==> inputs of v3 <==
## TPU
module TPU(
    clk,
    rst_n,
    in_valid,
    K,
    M,
    N,
    busy,
    A_wr_en,
    A_index,
    A_data_in,
    A_data_out,
    B_wr_en,
    B_index,
    B_data_in,
    B_data_out,
    C_wr_en,
    C_index,
    C_data_in,
    C_data_out
);
make LEC_CHECK=0 ABC_AREA=1 CAP_MARGIN=20 CELL_PAD_IN_SITES_GLOBAL_PLACEMENT=1 CORE_MARGIN=2 CORE_UTILIZATION=71 CTS_CLUSTER_DIAMETER=334 CTS_CLUSTER_SIZE=98 GPL_ROUTABILITY_DRIVEN=0 PLACE_DENSITY=0.39 SETUP_SLACK_MARGIN=1.39 SLEW_MARGIN=20 finish   # period 10.0 ns
run.sh (not shown) runs the stock make flow with config.mk's settings and CLKGATE_MAP_FILE=.
==> v28: changes against v3 <==
ABC_AREA = 0   (was 1)
CAP_MARGIN = 15   (was 20)
CELL_PAD_IN_SITES_GLOBAL_PLACEMENT = not set   (was 1)
CORE_ASPECT_RATIO = 0.81   (was not set)
CORE_UTILIZATION = 72   (was 71)
CTS_CLUSTER_DIAMETER = 28   (was 334)
CTS_CLUSTER_SIZE = 50   (was 98)
GPL_ROUTABILITY_DRIVEN = not set   (was 0)
GPL_TIMING_DRIVEN = 1   (was not set)
PLACE_DENSITY = not set   (was 0.39)
SETUP_SLACK_MARGIN = 1.57   (was 1.39)
==> flow/constraint.sdc (replaced) <==
create_clock -name core_clock -period 5.47 [get_ports {clk}]
set_input_delay 1.0940 -clock core_clock [delete_from_list [all_inputs] [get_ports {clk}]]
set_output_delay 1.0940 -clock core_clock [all_outputs]
set_load 0.01 [all_outputs]
==> results <==
| quantity | v3 | v28 |
|---|---|---|
| Post-synthesis instance area | 111800 sq um | 109000 sq um |
| Total number of placement rows | 145 | 128 |
| Overall die height | 400.7 microns | 354.2 microns |
| Seq share, synth | 30.72% | 31.48% |
| Core region area | 156200 sq um | 150400 sq um |
| Fraction of the mapped netlist area in adder cells | 25.57% | 26.21% |
| YS chip area | 111800 sq um | 109000 sq um |
| Synthesized-area fraction occupied by xor and xnor cells | 1.685% | 4.882% |
| Complex-gate fraction of the synthesized area | 10.90% | 8.187% |
| Syn avg cell area | 7.746 sq um | 9.780 sq um |
| Tally of unique sky130hd cells used after synthesis | 61 | 95 |
| Chip width | 400.7 microns | 436.4 microns |
| Result of the run | did not finish | complete, but fails checks |
| Failing step | 3_1_place_gp_skip_io | - |
| Layout check failures | - | negative setup slack |

---

==> build 91: inputs <==
==> flow/design.v <==
module PE(
    input           clk,
    input           rst_n,
    input           done,
    input [7:0]     west_in,
    input [7:0]     north_in,
    output reg [7:0]    east_out,
    output reg [7:0]    south_out,
    output reg [31:0]   result
);
reg [31:0] mult_res;
always @(negedge clk or negedge rst_n) begin
    if(!rst_n) begin
        east_out <= 8'b0;
        south_out <= 8'b0;
        result <= 32'b0;
        mult_res <= 32'b0;
    end
    else if(done) begin
        mult_res <= 32'b0;
        result <= 32'b0;
    end
    else begin
        mult_res <= west_in * north_in;
        result <= result + mult_res;
        east_out <= west_in;
        south_out <= north_in;
    end
end
endmodule
module TPU(
    clk,
    rst_n,
    in_valid,
    K,
    M,
    N,
    busy,
    A_wr_en,
    A_index,
    A_data_in,
    A_data_out,
    B_wr_en,
    B_index,
    B_data_in,
    B_data_out,
    C_wr_en,
    C_index,
    C_data_in,
    C_data_out
);
input               clk;
input               rst_n;
input               in_valid;
input [7:0]         K;
input [7:0]         M;
input [7:0]         N;
output reg          busy;
output reg          A_wr_en;
output reg [15:0]   A_index;
output reg [31:0]   A_data_in;
input      [31:0]   A_data_out;
output reg          B_wr_en;
output reg [15:0]   B_index;
output reg [31:0]   B_data_in;
input      [31:0]   B_data_out;
output reg          C_wr_en;
output reg [15:0]   C_index;
output reg [127:0]  C_data_in;
input      [127:0]  C_data_out;
integer i, j;
reg     done;
wire [7:0]      east_out[3:0][3:0];
wire [7:0]      south_out[3:0][3:0];
wire [127:0]    result[3:0];
reg [7:0]   A_data_reg [3:0][3:0];
reg [7:0]   B_data_reg [3:0][3:0];
reg [15:0]  counter;
reg [7:0]   K_reg, M_per_compute, M_reg, N_per_compute, N_reg;
reg [7:0]   M_div, M_mod, N_div, N_mod;
reg [7:0]   row_grp, col_grp;
PE P00(clk, rst_n, done, A_data_reg[0][0], B_data_reg[0][0], east_out[0][0], south_out[0][0], result[0][127:96]);
PE P01(clk, rst_n, done, east_out[0][0], B_data_reg[1][0], east_out[0][1], south_out[0][1], result[0][95:64]);
PE P02(clk, rst_n, done, east_out[0][1], B_data_reg[2][0], east_out[0][2], south_out[0][2], result[0][63:32]);
PE P03(clk, rst_n, done, east_out[0][2], B_data_reg[3][0], east_out[0][3], south_out[0][3], result[0][31:0]);
PE P10(clk, rst_n, done, A_data_reg[1][0], south_out[0][0], east_out[1][0], south_out[1][0], result[1][127:96]);
PE P11(clk, rst_n, done, east_out[1][0], south_out[0][1], east_out[1][1], south_out[1][1], result[1][95:64]);
PE P12(clk, rst_n, done, east_out[1][1], south_out[0][2], east_out[1][2], south_out[1][2], result[1][63:32]);
PE P13(clk, rst_n, done, east_out[1][2], south_out[0][3], east_out[1][3], south_out[1][3], result[1][31:0]);
PE P20(clk, rst_n, done, A_data_reg[2][0], south_out[1][0], east_out[2][0], south_out[2][0], result[2][127:96]);
PE P21(clk, rst_n, done, east_out[2][0], south_out[1][1], east_out[2][1], south_out[2][1], result[2][95:64]);
PE P22(clk, rst_n, done, east_out[2][1], south_out[1][2], east_out[2][2], south_out[2][2], result[2][63:32]);
PE P23(clk, rst_n, done, east_out[2][2], south_out[1][3], east_out[2][3], south_out[2][3], result[2][31:0]);
PE P30(clk, rst_n, done, A_data_reg[3][0], south_out[2][0], east_out[3][0], south_out[3][0], result[3][127:96]);
PE P31(clk, rst_n, done, east_out[3][0], south_out[2][1], east_out[3][1], south_out[3][1], result[3][95:64]);
PE P32(clk, rst_n, done, east_out[3][1], south_out[2][2], east_out[3][2], south_out[3][2], result[3][63:32]);
PE P33(clk, rst_n, done, east_out[3][2], south_out[2][3], east_out[3][3], south_out[3][3], result[3][31:0]);
always @ (posedge clk or negedge rst_n) begin
    if(!rst_n) begin
        busy <= 1'b0;
        done <= 1'b0;
        A_wr_en <= 1'b0;
        A_index <= 16'b0;
        A_data_in <= 32'b0;
        B_wr_en <= 1'b0;
        B_index <= 16'b0;
        B_data_in <= 32'b0;
        C_wr_en <= 1'b0;
        C_index <= 16'b0;
        C_data_in <= 128'b0;
        counter <= 16'b0;
        K_reg <= 8'b0;
        M_reg <= 8'b0;
        N_reg <= 8'b0;
        for(i=0; i<4; i=i+1) begin
            for(j=0; j<4; j=j+1) begin
                A_data_reg[i][j] <= 8'b0;
                B_data_reg[i][j] <= 8'b0;
            end
        end
    end
    else if(in_valid) begin
        busy <= 1'b1;
        done <= 1'b0;
        M_reg <= M;
        K_reg <= K;
        N_reg <= N;
        M_mod = M % 4;
        N_mod = N % 4;
        M_div = (M_mod == 0 ? M/4 : M/4 + 1);
        N_div = (N_mod == 0 ? N/4 : N/4 + 1);
        col_grp <= 8'b0;
        row_grp <= 8'b0;
    end
    else if(busy) begin
        done = 1'b0;
        N_per_compute = (col_grp+1 == N_div && N_mod != 0 ? N_mod : 4);
        M_per_compute = (row_grp+1 == M_div && M_mod != 0 ? M_mod : 4);
        for(i=0; i<4; i=i+1) begin
            A_data_reg[i][0] = A_data_reg[i][1];
            A_data_reg[i][1] = A_data_reg[i][2];
            A_data_reg[i][2] = A_data_reg[i][3];
            A_data_reg[i][3] = 8'b0;
            B_data_reg[i][0] = B_data_reg[i][1];
            B_data_reg[i][1] = B_data_reg[i][2];
            B_data_reg[i][2] = B_data_reg[i][3];
            B_data_reg[i][3] = 8'b0;
        end
        if(counter < K_reg) begin
            A_data_reg[0][0] = A_data_out[31: 24];
            A_data_reg[1][1] = A_data_out[23: 16];
            A_data_reg[2][2] = A_data_out[15: 8];
            A_data_reg[3][3] = A_data_out[7: 0];
            B_data_reg[0][0] = B_data_out[31: 24];
            B_data_reg[1][1] = B_data_out[23: 16];
            B_data_reg[2][2] = B_data_out[15: 8];
            B_data_reg[3][3] = B_data_out[7: 0];
        end
        if(counter < K_reg) begin
            A_index = A_index + 1;
            B_index = B_index + 1;
        end
        else begin
            A_index = (row_grp+1 == M_div ? 16'b0 : K_reg * (row_grp + 1));
            B_index = (row_grp+1 == M_div ? K_reg * (col_grp + 1) : K_reg * col_grp);
        end
        if(counter >= K_reg + N_per_compute) begin
            C_wr_en = 1'b1;
            C_index = col_grp * M_reg + row_grp * 4 + counter - K_reg - N_per_compute;
            C_data_in = result[counter - K_reg - N_per_compute];
        end
        else begin
            C_wr_en = 1'b0;
            C_index = 16'b0;
        end
        counter <= counter + 1;
        if(counter == K_reg + M_per_compute + N_per_compute) begin
            if(row_grp+1 == M_div && col_grp+1 == N_div) begin
                busy <= 1'b0;
                A_index = 16'b0;
                B_index = 16'b0;
            end
            else if(row_grp+1 < M_div) begin
                row_grp = row_grp + 1;
            end
            else if(row_grp+1 == M_div) begin
                col_grp = col_grp + 1;
                row_grp = 0;
            end
            done = 1'b1;
            counter <= 8'b0;
        end
    end
end
endmodule
==> flow/run.sh <==
#!/bin/bash
# the make line also repeats each setting of config.mk as NAME=value (left out here)
make -C /OpenROAD-flow-scripts/flow DESIGN_CONFIG=/design/flow/config.mk WORK_HOME=/design/flow/orfs CLKGATE_MAP_FILE= finish
==> flow/config.mk <==
export PLATFORM = sky130hd
export DESIGN_NAME = TPU
export DESIGN_NICKNAME = TPU
export VERILOG_FILES = /design/flow/design.v
export SDC_FILE = /design/flow/constraint.sdc
export NUM_CORES = 4
export LEC_CHECK = 0
export CAP_MARGIN = 20
export CORE_ASPECT_RATIO = 1.78
export CORE_MARGIN = 2
export CORE_UTILIZATION = 40
export GPL_ROUTABILITY_DRIVEN = 0
export SETUP_SLACK_MARGIN = 1.48
export SLEW_MARGIN = 20
==> flow/constraint.sdc <==
create_clock -name core_clock -period 10.0 [get_ports {clk}]
set_input_delay 2.0000 -clock core_clock [delete_from_list [all_inputs] [get_ports {clk}]]
set_output_delay 2.0000 -clock core_clock [all_outputs]
set_load 0.01 [all_outputs]
==> inputs of trial 84, as changes to build 91 <==
==> flow/config.mk (replaced) <==
export PLATFORM = sky130hd
export DESIGN_NAME = TPU
export DESIGN_NICKNAME = TPU
export VERILOG_FILES = /design/flow/design.v
export SDC_FILE = /design/flow/constraint.sdc
export NUM_CORES = 4
export LEC_CHECK = 0
export CAP_MARGIN = 20
export CORE_MARGIN = 2
export CORE_UTILIZATION = 72
export CTS_CLUSTER_SIZE = 30
export SLEW_MARGIN = 20
==> flow/constraint.sdc (replaced) <==
create_clock -name core_clock -period 7.92 [get_ports {clk}]
set_input_delay 1.5840 -clock core_clock [delete_from_list [all_inputs] [get_ports {clk}]]
set_output_delay 1.5840 -clock core_clock [all_outputs]
set_load 0.01 [all_outputs]
==> inputs of build 56, as changes to build 91 <==
==> flow/config.mk (replaced) <==
export PLATFORM = sky130hd
export DESIGN_NAME = TPU
export DESIGN_NICKNAME = TPU
export VERILOG_FILES = /design/flow/design.v
export SDC_FILE = /design/flow/constraint.sdc
export NUM_CORES = 4
export LEC_CHECK = 0
export ABC_AREA = 1
export CAP_MARGIN = 20
export CORE_MARGIN = 2
export CORE_UTILIZATION = 72
export CTS_CLUSTER_DIAMETER = 387
export CTS_CLUSTER_SIZE = 21
export HOLD_SLACK_MARGIN = 0.29
export PLACE_DENSITY_LB_ADDON = 0.16
export SETUP_SLACK_MARGIN = 0.37
export SLEW_MARGIN = 20
==> flow/constraint.sdc (replaced) <==
create_clock -name core_clock -period 2.43 [get_ports {clk}]
set_input_delay 0.4860 -clock core_clock [delete_from_list [all_inputs] [get_ports {clk}]]
set_output_delay 0.4860 -clock core_clock [all_outputs]
set_load 0.01 [all_outputs]
==> comparison <==
Build 56 aborted during 5_1_grt. Trial 84 finished but failed the layout checks on negative setup slack. Build 91 completed without violations.
Of build 91 and trial 84, build 91 has the higher final area (gap 0.36%, measured against trial 84).
Via count: trial 84 is higher than build 91 (about 4.5%).
In build 91 the sequential share of layout area is lower than in trial 84, by 0.078 points.
The highest die area belongs to build 91, the lowest to trial 84.
Of build 91 and trial 84, build 91 has the higher wire length (gap about 3.7%, measured against trial 84).
Between build 91 and trial 84, the lower clock skew is in build 91 (gap 68 ps).
Of build 56 and build 91, build 56 has the higher synthesized cell count (gap 29%, measured against build 91).
Between build 91 and trial 84, the lower register-to-register slack is in trial 84 (gap 1200 ps).
Count of clock-buffer cells in the layout is the same in build 91 and trial 84.
==> figures <==
Status: trial 84 finished with violations; build 91 complete, no violations; build 56 aborted with a tool error
Failing step: trial 84 -; build 91 -; build 56 5_1_grt
Violated checks: trial 84 negative setup slack; build 91 -; build 56 -
Path length in cells of the critical path: trial 84 15; build 91 15; build 56 -
Leakage component of the power: trial 84 60.6 nW; build 91 59.6 nW; build 56 -
Number of ordinary inverters in the final layout: trial 84 1144; build 91 1144; build 56 -
Latency at later pin: trial 84 830 ps; build 91 830 ps; build 56 -
Final setup violation count: trial 84 47; build 91 0; build 56 -
Post-Synthesis Cell Area: trial 84 109000 sq um; build 91 109000 sq um; build 56 112000 sq um
Number of filler cells placed in the layout: trial 84 9123; build 91 25500; build 56 -
Final hold violation count: trial 84 0; build 91 0; build 56 -
Layout Cells excl Fill: trial 84 13700; build 91 15100; build 56 -
Area fraction in mux cells: trial 84 6.65%; build 91 6.65%; build 56 0%
Met3 WL post-DR: trial 84 27.3 mm; build 91 11.3 mm; build 56 -
Highest metal layer used by the detailed router: trial 84 met5; build 91 met5; build 56 -
Worst reg2reg endpoint: trial 84 P10.mult_res[15]; build 91 P01.mult_res[15]; build 56 -
Portion of total power attributed to the clock network: trial 84 15.6%; build 91 15.7%; build 56 -
Combinational share of power: trial 84 59.1%; build 91 58.6%; build 56 -
Count of placed standard cells including taps: trial 84 13300; build 91 14700; build 56 18000
Wire per inst: trial 84 21.2 um; build 91 19.9 um; build 56 -
Final non-filler cell area: trial 84 123000 sq um; build 91 123000 sq um; build 56 -
Most numerous cell on the critical path: trial 84 sky130_fd_sc_hd__fa_1; build 91 sky130_fd_sc_hd__fa_1; build 56 -
Power is estimated from default activity; no workload was simulated.
